==> exp/harbor: inputs <==
==> flow/design.v <==
module Decoder (
input  wire [1:0] IN ,
output reg  [3:0] OUT
);
always @(*)
  begin
  OUT = 4'b0000 ;
    case (IN)
     2'b00 : OUT = 4'b0001 ;
     2'b01 : OUT = 4'b0010 ;          
     2'b10 : OUT = 4'b0100 ;     
     2'b11 : OUT = 4'b1000 ;     
   endcase
 end 
 endmodule
module ARITHMATIC_UNIT
  #(parameter IN_DATA_WIDTH= 16,
              OUT_DATA_WIDTH=16
  )
  (
  input wire      [IN_DATA_WIDTH-1:0]        A,
  input wire      [IN_DATA_WIDTH-1:0]        B,
  input wire      [1:0]                      ALU_FUN,
  input wire                                 Clk,
  input wire                                 RST,
  input wire                                 Arithmaitc_Enable,
  output reg     [OUT_DATA_WIDTH-1:0]       Arith_out,
  output reg                                Arith_Flag,
  output reg                                Carry_out
  );
   reg     [OUT_DATA_WIDTH-1:0]       Arith_out_signal;
   reg     [1:0]                      Arith_Flag_signal;
   wire                              Carry_out_signal;
always@(posedge Clk or negedge RST)
begin
  if(!RST)
    begin
      Arith_out<=0;
      Arith_Flag<=0;
      Carry_out<=0;
    end
  else 
    begin
     Arith_out<=Arith_out_signal;
     Arith_Flag<=Arith_Flag_signal;
     Carry_out<=Carry_out_signal;
    end
end
always@(*)
begin
  Arith_out_signal=16'b0;
  Arith_Flag_signal=1'b0;
  if(Arithmaitc_Enable)
    begin
      case(ALU_FUN)
        2'b00:begin
          Arith_out_signal=A+B;
            Arith_Flag_signal=1'b1;
        end
        2'b01:begin
          Arith_out_signal=A-B;
            Arith_Flag_signal=1'b1;
        end
        2'b10:begin
          Arith_out_signal=A*B;
            Arith_Flag_signal=1'b1;
        end
        2'b11:begin
          Arith_out_signal=(B==0)?32'h0000FFFF:A/B;
            Arith_Flag_signal=1'b1;
        end   
    endcase
    end
    else
      begin
        Arith_out_signal=16'b0;
        Arith_Flag_signal=1'b0;
      end
end
assign  Carry_out_signal= Arith_out_signal[IN_DATA_WIDTH];
endmodule
module LOGIC_UNIT
   #(parameter IN_DATA_WIDTH= 16,
              OUT_DATA_WIDTH=16
  )
  (
  input wire      [IN_DATA_WIDTH-1:0]        A,
  input wire      [IN_DATA_WIDTH-1:0]        B,
  input wire      [1:0]                      ALU_FUN,
  input wire                                 Clk,
  input wire                                 RST,
  input wire                                 LOGIC_Enable,
  output reg     [OUT_DATA_WIDTH-1:0]        LOGICAL_out,
  output reg                                 LOGICAL_Flag
  );
  reg [OUT_DATA_WIDTH-1:0]        LOGICAL_out_signal;
  reg                             LOGICAL_Flag_siganl;
  always@(posedge Clk or negedge RST)
  begin
    if(!RST)
      begin
      LOGICAL_out<=16'b0;
      LOGICAL_Flag<=1'b0;
      end
    else
      begin
      LOGICAL_out<=LOGICAL_out_signal;
      LOGICAL_Flag<=LOGICAL_Flag_siganl;
      end
  end
  always@(*)
  begin
    LOGICAL_Flag_siganl=1'b0;
    LOGICAL_out_signal=16'b0;
    if(LOGIC_Enable)
      begin
        case(ALU_FUN)
           2'b00 : begin
              LOGICAL_out_signal = A & B ;
              LOGICAL_Flag_siganl = 1'b1 ;              
		      end
          2'b01 : begin
              LOGICAL_out_signal = A | B ;
              LOGICAL_Flag_siganl = 1'b1 ;           
		      end
         2'b10 : begin
              LOGICAL_out_signal = ~(A & B) ;
              LOGICAL_Flag_siganl = 1'b1 ;           
		      end
         2'b11 : begin
              LOGICAL_out_signal = ~(A | B) ;
              LOGICAL_Flag_siganl = 1'b1 ;           
		      end
		    endcase
		   end
		   else
		     begin
		        LOGICAL_Flag_siganl=1'b0;
            LOGICAL_out_signal=16'b0;
		       end
		end
		endmodule
module SHIFT_UNIT  
   #(parameter IN_DATA_WIDTH= 16,
              OUT_DATA_WIDTH=16
  )
  (
  input wire      [IN_DATA_WIDTH-1:0]        A,
  input wire      [IN_DATA_WIDTH-1:0]        B,
  input wire      [1:0]                      ALU_FUN,
  input wire                                 Clk,
  input wire                                 RST,
  input wire                                 SHIFT_Enable,
  output reg     [OUT_DATA_WIDTH-1:0]        SHIFT_OUT,
  output reg                                 SHIFT_FLAG
  );
  reg [OUT_DATA_WIDTH-1:0]        SHIFT_OUT_SIGNAL;
  reg                             SHIFT_FLAG_SIGNAL;
  always@(posedge Clk or negedge RST)
  begin
    if(!RST)
      begin
        SHIFT_OUT<=16'b0;
        SHIFT_FLAG<=1'b0;
      end
    else
      begin
      SHIFT_OUT<=SHIFT_OUT_SIGNAL;
      SHIFT_FLAG<=SHIFT_FLAG_SIGNAL;
      end
  end
  always@(*)
  begin 
    SHIFT_OUT_SIGNAL = 1'b0 ;
    SHIFT_FLAG_SIGNAL = 1'b0 ;
	if(SHIFT_Enable)
      case (ALU_FUN)
      2'b00 : begin
              SHIFT_OUT_SIGNAL = A >> 1  ;
              SHIFT_FLAG_SIGNAL = 1'b1 ;              
		      end
      2'b01 : begin
              SHIFT_OUT_SIGNAL = A << 1 ;
              SHIFT_FLAG_SIGNAL = 1'b1 ;           
		      end
      2'b10 : begin
              SHIFT_OUT_SIGNAL = B >> 1 ;
              SHIFT_FLAG_SIGNAL = 1'b1 ;           
		      end
      2'b11 : begin
              SHIFT_OUT_SIGNAL = B << 1 ;
              SHIFT_FLAG_SIGNAL = 1'b1 ;           
		      end
      endcase
	else
	 begin
      SHIFT_OUT_SIGNAL = 1'b0 ;
      SHIFT_FLAG_SIGNAL = 1'b0 ;
     end
 end
 endmodule
module CMP_UNIT 
  #(parameter IN_DATA_WIDTH= 16,
              OUT_DATA_WIDTH=16
  )
    (
  input wire      [IN_DATA_WIDTH-1:0]        A,
  input wire      [IN_DATA_WIDTH-1:0]        B,
  input wire      [1:0]                      ALU_FUN,
  input wire                                 Clk,
  input wire                                 RST,
  input wire                                 CMP_Enable,
  output reg     [OUT_DATA_WIDTH-1:0]        CMP_out,
  output reg                                 CMP_Flag
  );
  reg [OUT_DATA_WIDTH-1:0]        CMP_out_signal;
  reg                             CMP_Flag_siganl;
  always@(posedge Clk or negedge RST)
  begin
    if(!RST)
      begin
        CMP_out<=16'b0;
        CMP_Flag<=1'b0; 
      end
    else
      begin
      CMP_out<=CMP_out_signal;
      CMP_Flag<=CMP_Flag_siganl;
      end
  end
  always@(*)
  begin
    CMP_Flag_siganl=1'b0;
    CMP_out_signal=16'b0;
    if(CMP_Enable)
      begin
        case(ALU_FUN)
           2'b00 : begin
              CMP_out_signal = 16'b0  ;
              CMP_Flag_siganl = 1'b1 ;              
		               end
           2'b01 : begin
              CMP_Flag_siganl = 1'b1 ;  
              if (A==B)
                CMP_out_signal = 16'b1;
              else
                CMP_out_signal = 16'b0;			  
		               end
          2'b10 : begin
              CMP_Flag_siganl = 1'b1 ;  
              if (A>B)
                CMP_out_signal = 16'b10;
              else
                CMP_out_signal = 16'b0;			  
		              end
          2'b11 : begin
              CMP_Flag_siganl = 1'b1 ; 
              if (A<B)
                CMP_out_signal = 16'b11;
              else
                CMP_out_signal = 16'b0;			  
		              end
		         endcase
		     end
		   else
		     begin
		        CMP_Flag_siganl=1'b0;
            CMP_out_signal=16'b0;
		       end
		end
		endmodule
module ALU_TOP 
  #(parameter INDATA_WIDTH=16,
              Arithmatic_width=INDATA_WIDTH+INDATA_WIDTH,
              Logic_Width= INDATA_WIDTH,
              Shift_Width=INDATA_WIDTH,
              CMP_Width=3
  )
(
input wire [INDATA_WIDTH-1:0]           A,
input wire [INDATA_WIDTH-1:0]           B,
input wire [3:0]                        ALU_FUN,
input wire                              CLK,
input wire                              RST,
output wire [Arithmatic_width-1:0]      Arith_OUT,
output wire [Logic_Width-1:0]           Logic_OUT,
output wire [Shift_Width-1:0]           Shift_OUT,
output wire [CMP_Width-1:0]             CMP_OUT,
output wire                             Arith_FLAG,
output wire                             Carry_OUT,
output wire                             Logic_FLAG,
output wire                             Shift_FLAG,
output wire                             CMP_FLAG
);
wire                  Arith_enable ;
wire                  Logic_enable ;
wire                  Shift_enable ;
wire                  CMP_enable ;
Decoder mapping_Decoder(
.IN(ALU_FUN[3:2]),
.OUT({Shift_enable,CMP_enable,Logic_enable,Arith_enable})
);
ARITHMATIC_UNIT #(.IN_DATA_WIDTH(INDATA_WIDTH),.OUT_DATA_WIDTH(Arithmatic_width))mapping_Arith
(
.A(A),
.B(B),
.ALU_FUN(ALU_FUN[1:0]),
.Clk(CLK),
.RST(RST),
.Arithmaitc_Enable(Arith_enable),
.Arith_out(Arith_OUT),
.Arith_Flag(Arith_FLAG),
.Carry_out(Carry_OUT)
);
LOGIC_UNIT #(.IN_DATA_WIDTH(INDATA_WIDTH),.OUT_DATA_WIDTH(Logic_Width))mapping_Logic
(
.A(A),
.B(B),
.ALU_FUN(ALU_FUN[1:0]),
.Clk(CLK),
.RST(RST),
.LOGIC_Enable(Logic_enable),
.LOGICAL_out(Logic_OUT),
.LOGICAL_Flag(Logic_FLAG)
);
SHIFT_UNIT  #(.IN_DATA_WIDTH(INDATA_WIDTH),.OUT_DATA_WIDTH(Shift_Width))mapping_Shift
(
.A(A),
.B(B),
.ALU_FUN(ALU_FUN[1:0]),
.Clk(CLK),
.RST(RST),
.SHIFT_Enable(Shift_enable),
.SHIFT_OUT(Shift_OUT),
.SHIFT_FLAG(Shift_FLAG)
);
CMP_UNIT #(.IN_DATA_WIDTH(INDATA_WIDTH),.OUT_DATA_WIDTH(CMP_Width))mapping_Cmp
(
.A(A),
.B(B),
.ALU_FUN(ALU_FUN[1:0]),
.Clk(CLK),
.RST(RST),
.CMP_Enable(CMP_enable),
.CMP_out(CMP_OUT),
.CMP_Flag(CMP_FLAG)
);
endmodule
==> flow/run.sh <==
#!/bin/bash
# the make line also repeats each setting of config.mk as NAME=value (left out here)
make -C /OpenROAD-flow-scripts/flow DESIGN_CONFIG=/design/flow/config.mk WORK_HOME=/design/flow/orfs CLKGATE_MAP_FILE= finish
==> flow/config.mk <==
export PLATFORM = sky130hd
export DESIGN_NAME = ALU_TOP
export DESIGN_NICKNAME = ALU_TOP
export VERILOG_FILES = /design/flow/design.v
export SDC_FILE = /design/flow/constraint.sdc
export NUM_CORES = 4
export LEC_CHECK = 0
export ABC_AREA = 0
export CAP_MARGIN = 10
export CELL_PAD_IN_SITES_GLOBAL_PLACEMENT = 2
export CORE_MARGIN = 2
export CORE_UTILIZATION = 18
export CTS_CLUSTER_DIAMETER = 343
export GPL_ROUTABILITY_DRIVEN = 0
export GPL_TIMING_DRIVEN = 1
export MIN_ROUTING_LAYER = met2
export SETUP_SLACK_MARGIN = -2.0
export SLEW_MARGIN = 20
export TNS_END_PERCENT = 70
==> flow/constraint.sdc <==
create_clock -name core_clock -period 137.0 [get_ports {CLK}]
set_input_delay 27.4000 -clock core_clock [delete_from_list [all_inputs] [get_ports {CLK}]]
set_output_delay 27.4000 -clock core_clock [all_outputs]
set_load 0.01 [all_outputs]
==> exp/garnet: changes against exp/harbor <==
- ABC_AREA: 0 -> unset
- CAP_MARGIN: 10 -> 0
- CELL_PAD_IN_SITES_GLOBAL_PLACEMENT: 2 -> unset
- CORE_UTILIZATION: 18 -> 72
- CTS_CLUSTER_DIAMETER: 343 -> unset
- GPL_ROUTABILITY_DRIVEN: 0 -> unset
- GPL_TIMING_DRIVEN: 1 -> unset
- MAX_ROUTING_LAYER: unset -> met4
- MIN_ROUTING_LAYER: met2 -> unset
- PLACE_DENSITY: unset -> 0.63
- SETUP_SLACK_MARGIN: -2.0 -> unset
- TNS_END_PERCENT: 70 -> unset
==> flow/constraint.sdc (replaced) <==
create_clock -name core_clock -period 101.0 [get_ports {CLK}]
set_input_delay 20.2000 -clock core_clock [delete_from_list [all_inputs] [get_ports {CLK}]]
set_output_delay 20.2000 -clock core_clock [all_outputs]
set_load 0.01 [all_outputs]
==> run notes <==
* cell area after layout: 39300 sq um
* starting density of the core: 18.1%
* Chip Height: 443 um
* combined global-route utilization of all metal layers: 22.2%
* Critical Path Slowest Stage Cell: or4_1
* initial antenna violation count: 3
* normalized max-slew margin: 26.5%
* number of buffers outside the clock class in the layout: 189
* Detail Route met2 WL: 74.2 mm
* run status: finished clean
* via count of the routed design: 47878
* starting DRC count in detailed routing: 6993
* M2 GR Usage: 26.9%
* Die X-Extent: 443 um
* multi-input combinational gate total: 4029
the above is filed under exp/harbor

==> run notes <==
* number of buffers outside the clock class in the layout: 629
* Layout Check Fail Reasons: negative setup slack
* Setup WS post-layout: -3.43 ns
* run status: complete, but fails checks
* Detail Route met2 WL: 57.6 mm
* count of final setup violators: 2
* Chip Height: 223 um
* starting DRC count in detailed routing: 7185
* multi-input combinational gate total: 4032
the above is filed under exp/garnet

